P:
==> flow/design.v (excerpt) <==
module div_avalon
	#(
		parameter W     = 32,
				  CBIT  = 6		 
	 )
	(
		input wire clk, reset,
		input wire [2:0] div_address,
		input wire div_chipselect,
		input wire div_write,
		input wire [W-1:0] div_writedata,
		output wire [W-1:0] div_readdata,
		output wire div_irq,
		output wire div_rdy
	);
    localparam [2:0]
        SET_DIVIDEND  = 3'h0,
        SET_DIVISOR   = 3'h1,
        START         = 3'h2,
        GET_QUOTIENT  = 3'h3,
        GET_REMAINDER = 3'h4,
        GET_READY     = 3'h5,
        DONE_TRG      = 3'h6;
	wire div_start, div_ready, set_done_trg, clr_done_trg;
	reg [W-1:0] dvnd_reg, dvsr_reg;
	reg done_trg_reg;
	wire [W-1:0] quo, rmd;
	wire wr_en, wr_dvnd, wr_dvsr;
	div #(.W(32), .CBIT(6)) d1
		 ( .clk(clk), .reset(reset), .str_trg(div_start), .dvsr(dvsr_reg), .dvnd(dvnd_reg),   
		   .ready(div_ready), .done_trg(set_done_trg), .quo(quo), .rmd(rmd));         
	always @ (posedge clk, posedge reset)
	begin
		if (reset)
		begin
			dvnd_reg <= 0;
			dvsr_reg <= 0;
			done_trg_reg <= 0;
		end
		else
		begin
			if (wr_dvnd)
				dvnd_reg <= div_writedata;
			if (wr_dvsr)
				dvsr_reg <= div_writedata;
			if (set_done_trg)
				done_trg_reg <= 1'b1;
			else if (clr_done_trg)
				done_trg_reg <= 1'b0;
		end
	end
	assign wr_en = div_write & div_chipselect;
	assign wr_dvnd = (div_address == SET_DIVIDEND) & wr_en;
	assign wr_dvsr = (div_address == SET_DIVISOR) & wr_en;
	assign div_start = (div_address == START) & wr_en;
  ...
Size: about 910 cells after synthesis, about 170 flip-flops.
export LEC_CHECK = 0
export CAP_MARGIN = 20
export CORE_MARGIN = 2
export CORE_UTILIZATION = 55
export CTS_CLUSTER_DIAMETER = 42
export SETUP_SLACK_MARGIN = 0.69
export SLEW_MARGIN = 20
export TNS_END_PERCENT = 5
create_clock -name core_clock -period 2.65 [get_ports {clk}]
run.sh (not shown) runs the stock make flow with config.mk's settings and CLKGATE_MAP_FILE=.
Final checks on P, whose flow otherwise completed, came back failing, citing setup timing.
#### Input delta (Q over P)
Settings: a deleted CTS_CLUSTER_DIAMETER that had been 42; a deleted TNS_END_PERCENT that had been 5; an added ABC_AREA of 1; a change of CORE_UTILIZATION from 55 to 62; a deleted SETUP_SLACK_MARGIN that had been 0.69; a change of the clock period (ns, I/O delays scaled along) from 2.65 to 2.51.
==> comparison <==
Q: done, clean on timing, DRC and antenna. Q: fraction of met2 tracks used by global routing lower than P. Cmp P and Q / standby leakage power / higher: Q. [compare] base=P new=Q: pin count of the biggest net entering global routing grew by 140%; cell area shrank by 0.40%; share of the core filled with cells grew by 0.51 points; multi-input gate area in the final layout shrank by about 2.7%; logic gate share of total power grew by 4.6 points. The number of stages on the worst setup path number comes out lower for P vs Q. When the final numbers for P and Q were put side by side, the aggregate routed wire length turned out to be greater in Q. Initial antenna violation count: Q vs P — no meaningful difference.
Setup changes, Q to R
Settings: putting CTS_CLUSTER_SIZE at 100 where nothing was set; putting CTS_CLUSTER_DIAMETER at 225 where nothing was set; swapping 62 for 72 in CORE_UTILIZATION.
[summary]
- R: all stages done; final checks FAILED (setup timing).
- Peak clock frequency supported by timing for R: about 12% down relative to Q
- R ended up with in2async as its path type of the worst min-delay path; Q ended up with reg2reg.
- Between R and Q, the total internal power figures differ only marginally.
- Die outline width (R vs. Q) decreases by a few percent
--- input diff R..S ---
Settings: SETUP_SLACK_MARGIN newly set to 0.45; HOLD_SLACK_MARGIN newly set to 0.28.
S did not make it past 5_1_grt, where a tool error ended it.
In S, the number of post-CTS setup repair buffers came out 14 above the value in R.
Sequential area share after synthesis delta (S -> R): insignificant
Diff S..R | height of the chip | negligible
Delta(worst setup timing slack at the placement stage, S - R) < 0
Taking S over R, the number of gates given a new drive strength after cts ratio works out to 2.7.

---

Setup of run 1:
div_avalon again, from the RTL that the note above started with.
==> flow/config.mk <==
export PLATFORM = sky130hd
export DESIGN_NAME = div_avalon
export DESIGN_NICKNAME = div_avalon
export VERILOG_FILES = /design/flow/design.v
export SDC_FILE = /design/flow/constraint.sdc
export NUM_CORES = 4
export LEC_CHECK = 0
export ABC_AREA = 1
export CAP_MARGIN = 20
export CORE_MARGIN = 2
export CORE_UTILIZATION = 58
export CTS_CLUSTER_DIAMETER = 333
export CTS_CLUSTER_SIZE = 100
export HOLD_SLACK_MARGIN = -0.05
export SLEW_MARGIN = 20
export TNS_END_PERCENT = 20
==> flow/constraint.sdc <==
create_clock -name core_clock -period 5.0 [get_ports {clk}]
set_input_delay 1.0000 -clock core_clock [delete_from_list [all_inputs] [get_ports {clk}]]
set_output_delay 1.0000 -clock core_clock [all_outputs]
set_load 0.01 [all_outputs]
Run 1: done, clean on timing, DRC and antenna
### run 1 -> run 2
# run 1
export LEC_CHECK = 0
export ABC_AREA = 1
export CAP_MARGIN = 20
export CORE_MARGIN = 2
export CORE_UTILIZATION = 58
export CTS_CLUSTER_DIAMETER = 333
export CTS_CLUSTER_SIZE = 100
export HOLD_SLACK_MARGIN = -0.05
export SLEW_MARGIN = 20
export TNS_END_PERCENT = 20
create_clock -name core_clock -period 5.0 [get_ports {clk}]
# run 2
export LEC_CHECK = 0
export CAP_MARGIN = 20
export CORE_MARGIN = 2
export CORE_UTILIZATION = 68
export CTS_CLUSTER_DIAMETER = 217
export CTS_CLUSTER_SIZE = 100
export SLEW_MARGIN = 20
create_clock -name core_clock -period 5.0 [get_ports {clk}]
Results
- Run 2: all stages complete, timing, DRC and antenna checks passed
- Minimum clock period for run 2: 0.18 ns down relative to run 1
- Run 1 vs run 2, biggest combinational cell group after synthesis: simple AND/OR/NAND/NOR gates vs AND-OR/OR-AND gates
- Run 2: worst hold slack is 0.022 ns higher than what run 1 reported.
- Sum of met3 wire segment lengths after detailed routing (run 2 vs. run 1) decreases by a few percent
Changes in run 3 relative to run 2:
# run 2
export LEC_CHECK = 0
export CAP_MARGIN = 20
export CORE_MARGIN = 2
export CORE_UTILIZATION = 68
export CTS_CLUSTER_DIAMETER = 217
export CTS_CLUSTER_SIZE = 100
export SLEW_MARGIN = 20
create_clock -name core_clock -period 5.0 [get_ports {clk}]
# run 3
export LEC_CHECK = 0
export CAP_MARGIN = 20
export CORE_MARGIN = 2
export CORE_UTILIZATION = 40
export CTS_CLUSTER_DIAMETER = 388
export CTS_CLUSTER_SIZE = 100
export SLEW_MARGIN = 20
export TNS_END_PERCENT = 15
create_clock -name core_clock -period 5.0 [get_ports {clk}]
==> comparison <==
- Across run 2 and run 3, the outcome is the same: a clean finish for every run.
- As far as power in sequential cells is concerned, run 2 and run 3 perform about the same.
- On non-clock buffer count, the lower figure sits with run 3, not run 2.
- For netlist area before placement, run 3 and run 2 come out practically identical.
- [run 3 vs run 2] logic share of the area: lower in run 3
- Total iterations of the first detailed-routing run came out lower on run 3 than on run 2.
- Run 2 -> run 3: synthesized cell count flat
- Compared with run 2, run 3 shows a lower number of cells traversed by the worst register-to-register path.
- Worst hold slack is lower on run 3
- Run 2 -> run 3: cell count along the critical path delta 0, exact match
- [run 3] post-route worst setup slack rose 0.094 ns relative to run 2
- Logic gate share of total power: run 3 vs run 2 down 1.3 points
The inputs of run 4 differ from those of run 3 as listed below.
# run 3
export LEC_CHECK = 0
export CAP_MARGIN = 20
export CORE_MARGIN = 2
export CORE_UTILIZATION = 40
export CTS_CLUSTER_DIAMETER = 388
export CTS_CLUSTER_SIZE = 100
export SLEW_MARGIN = 20
export TNS_END_PERCENT = 15
create_clock -name core_clock -period 5.0 [get_ports {clk}]
# run 4
export LEC_CHECK = 0
export CAP_MARGIN = 20
export CORE_MARGIN = 2
export CORE_UTILIZATION = 27
export CTS_CLUSTER_DIAMETER = 333
export CTS_CLUSTER_SIZE = 100
export HOLD_SLACK_MARGIN = -0.05
export SLEW_MARGIN = 20
create_clock -name core_clock -period 5.0 [get_ports {clk}]
==> results <==
Summary of run 4 over run 3: setup slack essentially unchanged; overall global routing resource usage decreased 5.7 points; wire length increased 6.0%. Run comparison: run 3 end point of the critical path div_readdata[12]; run 4 end point of the critical path div_readdata[19]. Compared to run 3, run 4 has clock buffer count in the final layout 6 lower.
> inputs changed (run 4 -> run 5)
# run 4
export LEC_CHECK = 0
export CAP_MARGIN = 20
export CORE_MARGIN = 2
export CORE_UTILIZATION = 27
export CTS_CLUSTER_DIAMETER = 333
export CTS_CLUSTER_SIZE = 100
export HOLD_SLACK_MARGIN = -0.05
export SLEW_MARGIN = 20
create_clock -name core_clock -period 5.0 [get_ports {clk}]
# run 5
export LEC_CHECK = 0
export CAP_MARGIN = 20
export CORE_ASPECT_RATIO = 1.75
export CORE_MARGIN = 2
export CORE_UTILIZATION = 27
export CTS_CLUSTER_DIAMETER = 333
export CTS_CLUSTER_SIZE = 100
export HOLD_SLACK_MARGIN = -0.05
export SLEW_MARGIN = 20
export TNS_END_PERCENT = 15
create_clock -name core_clock -period 5.0 [get_ports {clk}]
[summary]
Detailed route, run 5 vs run 4: via total higher for run 5. Run 5 ends up with a ratio of final minimum period to clock period that is 1.9 points lower than in run 4. For fraction of area in registers, run 4 and run 5 come out practically identical. Run 5 gives more routing usage on met2 than run 4 did. Summary: with run 4 as the reference, worst-path maximum fanout in run 5 moved down by more than a quarter. From run 4 to run 5 the numbers moved as follows: placement-stage cell area now sits at about the same level; clock network fraction of design power now sits lower; final weighted congestion in routability-driven placement now sits higher. | total power | lower: run 4 |.

---

The RTL this note starts from:
==> flow/design.v <==
module div 
	#(
		parameter W=32,
					 CBIT=6		 
	 )
	(
		input wire clk, reset, str_trg,
		input wire [W-1:0] dvsr, dvnd,
		output reg ready, done_trg,
		output wire [W-1:0] quo,rmd
	);
	localparam [1:0]
		idle = 2'b00,
		op = 2'b01,
		last = 2'b10,
		done = 2'b11;
	reg [1:0] state_reg, state_next;
	reg [W-1:0] rh_reg, rh_next, rl_reg, rl_next, rh_tmp, d_reg, d_next;
	reg [CBIT-1:0] n_reg, n_next;
	reg q_bit, start;
	always @ (posedge clk, posedge reset)
		if (reset)
		begin
			state_reg<=idle;
			rh_reg<=0;
			rl_reg<=0;
			d_reg<=0;
			n_reg<=0;
		end
		else
		begin
			state_reg<=state_next;
			rh_reg<=rh_next;
			rl_reg<=rl_next;
			d_reg<=d_next;
			n_reg<=n_next;
		end
		always @*
		begin
			start = str_trg;
			state_next = state_reg;
			ready = 1'b0;
			done_trg = 1'b0;
			rh_next = rh_reg;
			rl_next = rl_reg;
			d_next = d_reg;
			n_next = n_reg;
			case (state_reg)
				idle:
				begin
					ready = 1'b1;
					if (start)
					begin
						rh_next = 0;
						rl_next = dvnd;   
						d_next = dvsr;    
						n_next = W+1;     
						state_next = op;
					end
				end
				op:
				begin
					rl_next  = {rl_reg[W-2:0], q_bit};
					rh_next = {rh_tmp[W-2:0], rl_reg[W-1]};
					n_next = n_reg-1;
					if (n_next==1)
						state_next = last;
				end
				last:  
				begin
					rl_next = {rl_reg[W-2:0], q_bit};
					rh_next = rh_tmp;
					state_next = done;
				end
				done:
				begin
					done_trg = 1'b1;
					state_next = idle;
				end
				default: state_next = idle;
			endcase
		end
		always @*
			if (rh_reg >= d_reg)
			begin
				rh_tmp = rh_reg - d_reg;
				q_bit=1'b1;
			end
			else
			begin
				rh_tmp = rh_reg;
				q_bit = 1'b0;
			end
		assign quo = rl_reg;
		assign rmd = rh_reg;
endmodule
module div_avalon
	#(
		parameter W     = 32,
				  CBIT  = 6		 
	 )
	(
		input wire clk, reset,
		input wire [2:0] div_address,
		input wire div_chipselect,
		input wire div_write,
		input wire [W-1:0] div_writedata,
		output wire [W-1:0] div_readdata,
		output wire div_irq,
		output wire div_rdy
	);
    localparam [2:0]
        SET_DIVIDEND  = 3'h0,
        SET_DIVISOR   = 3'h1,
        START         = 3'h2,
        GET_QUOTIENT  = 3'h3,
        GET_REMAINDER = 3'h4,
        GET_READY     = 3'h5,
        DONE_TRG      = 3'h6;
	wire div_start, div_ready, set_done_trg, clr_done_trg;
	reg [W-1:0] dvnd_reg, dvsr_reg;
	reg done_trg_reg;
	wire [W-1:0] quo, rmd;
	wire wr_en, wr_dvnd, wr_dvsr;
	div #(.W(32), .CBIT(6)) d1
		 ( .clk(clk), .reset(reset), .str_trg(div_start), .dvsr(dvsr_reg), .dvnd(dvnd_reg),   
		   .ready(div_ready), .done_trg(set_done_trg), .quo(quo), .rmd(rmd));         
	always @ (posedge clk, posedge reset)
	begin
		if (reset)
		begin
			dvnd_reg <= 0;
			dvsr_reg <= 0;
			done_trg_reg <= 0;
		end
		else
		begin
			if (wr_dvnd)
				dvnd_reg <= div_writedata;
			if (wr_dvsr)
				dvsr_reg <= div_writedata;
			if (set_done_trg)
				done_trg_reg <= 1'b1;
			else if (clr_done_trg)
				done_trg_reg <= 1'b0;
		end
	end
	assign wr_en = div_write & div_chipselect;
	assign wr_dvnd = (div_address == SET_DIVIDEND) & wr_en;
	assign wr_dvsr = (div_address == SET_DIVISOR) & wr_en;
	assign div_start = (div_address == START) & wr_en;
	assign clr_done_trg = (div_address == DONE_TRG) & wr_en;
	assign div_readdata = (div_address == GET_QUOTIENT) ? quo :
								 (div_address == GET_REMAINDER) ? rmd :
								 (div_address == GET_READY) ? {31'b0, div_ready} : {31'b0, done_trg_reg};
	assign div_rdy = div_ready;
	assign div_irq = done_trg_reg;
endmodule
clock: 3.06 ns
lec_check: 0
abc_area: 1
cap_margin: 20
cell_pad_in_sites_detail_placement: 1
cell_pad_in_sites_global_placement: 0
core_aspect_ratio: 0.52
core_margin: 7
core_utilization: 29
cts_cluster_diameter: 212
cts_cluster_size: 89
gpl_routability_driven: 1
gpl_timing_driven: 0
max_routing_layer: met5
place_density_lb_addon: 0.09
setup_slack_margin: 0.83
slew_margin: 20
tns_end_percent: 50
Change:
- ABC_AREA: 1 -> unset
- CELL_PAD_IN_SITES_DETAIL_PLACEMENT: 1 -> unset
- CELL_PAD_IN_SITES_GLOBAL_PLACEMENT: 0 -> unset
- CORE_ASPECT_RATIO: 0.52 -> unset
- CORE_MARGIN: 7 -> 2
- CORE_UTILIZATION: 29 -> 65
- CTS_CLUSTER_DIAMETER: 212 -> unset
- CTS_CLUSTER_SIZE: 89 -> unset
- GPL_ROUTABILITY_DRIVEN: 1 -> unset
- GPL_TIMING_DRIVEN: 0 -> unset
- MAX_ROUTING_LAYER: met5 -> unset
- PLACE_DENSITY_LB_ADDON: 0.09 -> unset
- SETUP_SLACK_MARGIN: 0.83 -> unset
- TNS_END_PERCENT: 50 -> unset
- clock period: 3.06 -> 3.35 ns (I/O delays scaled with it)
After rerunning: Worst setup slack gets worse by 0.36 ns; sequential power falls by about 3%; worst hold slack gets better by 0.020 ns; area after synthesis falls by 9.4%; sequential cell count is unchanged; clock skew falls by 0.014 ns; design area falls by 20%; core utilization rises by 38 points.

---

job 101:
// div_avalon: RTL as listed in full above, without the edits since
make LEC_CHECK=0 CAP_MARGIN=20 CORE_MARGIN=2 CORE_UTILIZATION=70 CTS_CLUSTER_SIZE=25 SETUP_SLACK_MARGIN=0.61 SLEW_MARGIN=20 finish   # period 3.38 ns
From the logs: job 101 reached the end of the flow and failed the layout checks with negative setup slack.
> inputs changed (job 101 -> job 102)
-- flow/config.mk --
<<< job 101, line 9
export CORE_MARGIN = 2
export CORE_UTILIZATION = 70
export CTS_CLUSTER_SIZE = 25
export SETUP_SLACK_MARGIN = 0.61
export SLEW_MARGIN = 20
>>> job 102, line 9
export CORE_MARGIN = 2
export CORE_UTILIZATION = 40
export SLEW_MARGIN = 20
==> flow/constraint.sdc <==
create_clock -name core_clock -period 4.13 [get_ports {clk}]
set_input_delay 0.8260 -clock core_clock [delete_from_list [all_inputs] [get_ports {clk}]]
set_output_delay 0.8260 -clock core_clock [all_outputs]
set_load 0.01 [all_outputs]
Notes after the runs:
- Every stage of the flow completed for job 102, and the final layout passed the timing, design-rule and antenna checks.
- Delta (job 102 minus job 101): last weighted congestion value of the routability-driven placer lost 8.5%, leakage power lost 12%, ratio of final minimum period to clock period lost 20 points, footprint of the flip-flops and latches neither gained nor lost much.
- Critical path class: reg2reg -> job 101, in2out -> job 102
- Looking at via count across both flows, job 102 is the stronger of the two, with job 101 trailing.
Input changes introduced in job 103 (baseline for comparison: job 102):
-- flow/config.mk --
<<< job 102, line 9
export CORE_MARGIN = 2
export CORE_UTILIZATION = 40
export SLEW_MARGIN = 20
>>> job 103, line 9
export CORE_MARGIN = 2
export CORE_UTILIZATION = 45
export SETUP_SLACK_MARGIN = 0.69
export SLEW_MARGIN = 20
==> flow/constraint.sdc <==
create_clock -name core_clock -period 2.65 [get_ports {clk}]
set_input_delay 0.5300 -clock core_clock [delete_from_list [all_inputs] [get_ports {clk}]]
set_output_delay 0.5300 -clock core_clock [all_outputs]
set_load 0.01 [all_outputs]
--- outcome ---
Summary of job 102 and job 103: one run falls short of a clean finish, namely job 103.
Job 103 completed end to end; final checks failed (negative setup slack).
Job 103: slack of the critical path 0.87 ns below job 102
Diff job 102 -> job 103 | average wire per standard cell | increase of 6.6%
The higher setup TNS after final layout of job 102 and job 103 is in job 102.
The inputs of job 104 differ from those of job 103 as listed below.
-- flow/config.mk --
<<< job 103, line 9
export CORE_MARGIN = 2
export CORE_UTILIZATION = 45
export SETUP_SLACK_MARGIN = 0.69
export SLEW_MARGIN = 20
>>> job 104, line 9
export CORE_MARGIN = 2
export CORE_UTILIZATION = 57
export SLEW_MARGIN = 20
--- outcome ---
- The layout from job 104, despite a flow that completed every stage, fails the layout checks, with the failing checks listed as negative setup slack.
- Job 103 → job 104: hold slack saw an increase, global-route usage over all layers saw an increase, maximum fanout count along the critical path saw a decrease, total combinational power saw an increase.
No activity file was given, so power comes from the tool's default toggle rates.
